==> flow/design.v (excerpt) <==
module sin_cos #(
	parameter	ASIZE	=	16,
	parameter	DSIZE	= 	16,
	parameter	RNUM	= 	16
)(
	input				clock 	,
	input [ASIZE-1:0]	angle   ,
	output[DSIZE-1:0]	cos		,
	output[DSIZE-1:0]	sin		
);
Size: about 8400 cells after synthesis, roughly 0.079 mm^2 of cells after synthesis.
Settings: LEC_CHECK=0, CAP_MARGIN=5, CELL_PAD_IN_SITES_DETAIL_PLACEMENT=1, CORE_MARGIN=9, CORE_UTILIZATION=30, CTS_CLUSTER_SIZE=89, GPL_ROUTABILITY_DRIVEN=0, GPL_TIMING_DRIVEN=0, SLEW_MARGIN=40, TNS_END_PERCENT=35; clock period 8.55 ns.
run.sh (not shown) runs the stock make flow with config.mk's settings and CLKGATE_MAP_FILE=.
==> next run, changes <==
==> flow/config.mk (replaced) <==
export PLATFORM = sky130hd
export DESIGN_NAME = sin_cos
export DESIGN_NICKNAME = sin_cos
export VERILOG_FILES = /design/flow/design.v
export SDC_FILE = /design/flow/constraint.sdc
export NUM_CORES = 4
export LEC_CHECK = 0
export CAP_MARGIN = 20
export CORE_MARGIN = 2
export CORE_UTILIZATION = 66
export SETUP_SLACK_MARGIN = 1.39
export SLEW_MARGIN = 20
==> flow/constraint.sdc (replaced) <==
create_clock -name core_clock -period 5.63 [get_ports {clock}]
set_input_delay 1.1260 -clock core_clock [delete_from_list [all_inputs] [get_ports {clock}]]
set_output_delay 1.1260 -clock core_clock [all_outputs]
set_load 0.01 [all_outputs]
With this change the flow finished with negative setup slack left.
Wire length falls by 13%.
Global-route usage rises by 16 points.
Via count falls by 0.91%.
Clock skew rises by 0.0093 ns.
==> next run, changes <==
--- a/flow/config.mk
+++ b/flow/config.mk
@@ -8,5 +8,5 @@
 export CAP_MARGIN = 20
 export CORE_MARGIN = 2
-export CORE_UTILIZATION = 66
-export SETUP_SLACK_MARGIN = 1.39
+export CORE_UTILIZATION = 72
+export PLACE_DENSITY = 0.38
 export SLEW_MARGIN = 20
==> flow/constraint.sdc (replaced) <==
create_clock -name core_clock -period 4.83 [get_ports {clock}]
set_input_delay 0.9660 -clock core_clock [delete_from_list [all_inputs] [get_ports {clock}]]
set_output_delay 0.9660 -clock core_clock [all_outputs]
set_load 0.01 [all_outputs]
What happened: The changed run finished but failed the layout checks on negative setup slack. Fmax came out lower by about 2.2%. Synthesized cell count does not change.

========
Starting RTL as in the previous note.
clock: 8.55 ns
lec_check: 0
cap_margin: 5
cell_pad_in_sites_detail_placement: 1
core_margin: 9
core_utilization: 54
cts_cluster_size: 38
gpl_routability_driven: 0
gpl_timing_driven: 0
slew_margin: 40
tns_end_percent: 50
The first run produced a clean layout.
Edit:
- CAP_MARGIN: 5 -> 20
- CELL_PAD_IN_SITES_DETAIL_PLACEMENT: 1 -> unset
- CORE_MARGIN: 9 -> 2
- CORE_UTILIZATION: 54 -> 64
- CTS_CLUSTER_SIZE: 38 -> 96
- GPL_ROUTABILITY_DRIVEN: 0 -> unset
- GPL_TIMING_DRIVEN: 0 -> unset
- PLACE_DENSITY: unset -> 0.35
- SLEW_MARGIN: 40 -> 20
- TNS_END_PERCENT: 50 -> unset
- clock period: 8.55 -> 3.52 ns (I/O delays scaled with it)
Result: The new run finished but failed the layout checks on setup timing; worst setup slack is worse by 3000 ps; global-route usage came out higher by 4.1 points; synthesized cell count stays the same; die size came out lower by 21%; final cell count came out higher by 4.4%; fmax came out higher by 33%.
Edit:
- CORE_UTILIZATION: 64 -> 72
- CTS_CLUSTER_DIAMETER: unset -> 211
- CTS_CLUSTER_SIZE: 96 -> unset
- PLACE_DENSITY: 0.35 -> unset
- SETUP_SLACK_MARGIN: unset -> 0.43
- clock period: 3.52 -> 5.55 ns (I/O delays scaled with it)
=>
- The changed run completed and failed the layout checks on setup timing
- utilization rose by 7.0 points
- worst setup slack is better by 1900 ps
- register-to-register slack gets better by 1900 ps
- clock-buffer cell count goes down by 7
- global-route usage goes up by 3.4 points
- final cell count fell by a few percent
- die size shrinks by roughly a tenth
- routed wire length grows by a few percent
Edit:
- ABC_AREA: unset -> 1
- CTS_CLUSTER_DIAMETER: 211 -> unset
- CTS_CLUSTER_SIZE: unset -> 91
- PLACE_DENSITY_LB_ADDON: unset -> 0.28
- SETUP_SLACK_MARGIN: 0.43 -> unset
- clock period: 5.55 -> 5.07 ns (I/O delays scaled with it)
The changed run reached the layout checks and failed them: setup timing.
Synthesized area rises by roughly a tenth.
Routed wire length rises by well over a third.
Hold slack gets worse by 29 ps.
Flip-flop count does not change.
Die size rises by roughly a tenth.
Edit:
- CORE_ASPECT_RATIO: unset -> 0.54
- CORE_UTILIZATION: 72 -> 71
- PLACE_DENSITY_LB_ADDON: 0.28 -> unset
- SETUP_SLACK_MARGIN: unset -> 1.27
What happened: With this change the flow died in 5_1_grt with GRT-0232; synthesized area stays the same; die area increases by 1.5%; synthesized cell count is unchanged.
Edit:
- CORE_ASPECT_RATIO: 0.54 -> unset
- CORE_UTILIZATION: 71 -> 70
- CTS_CLUSTER_SIZE: 91 -> unset
- SETUP_SLACK_MARGIN: 1.27 -> 1.14
- clock period: 5.07 -> 6.55 ns (I/O delays scaled with it)
Now the flow went through all stages and came out clean; die area went up slightly; area after synthesis does not change; synthesized cell count stays the same.
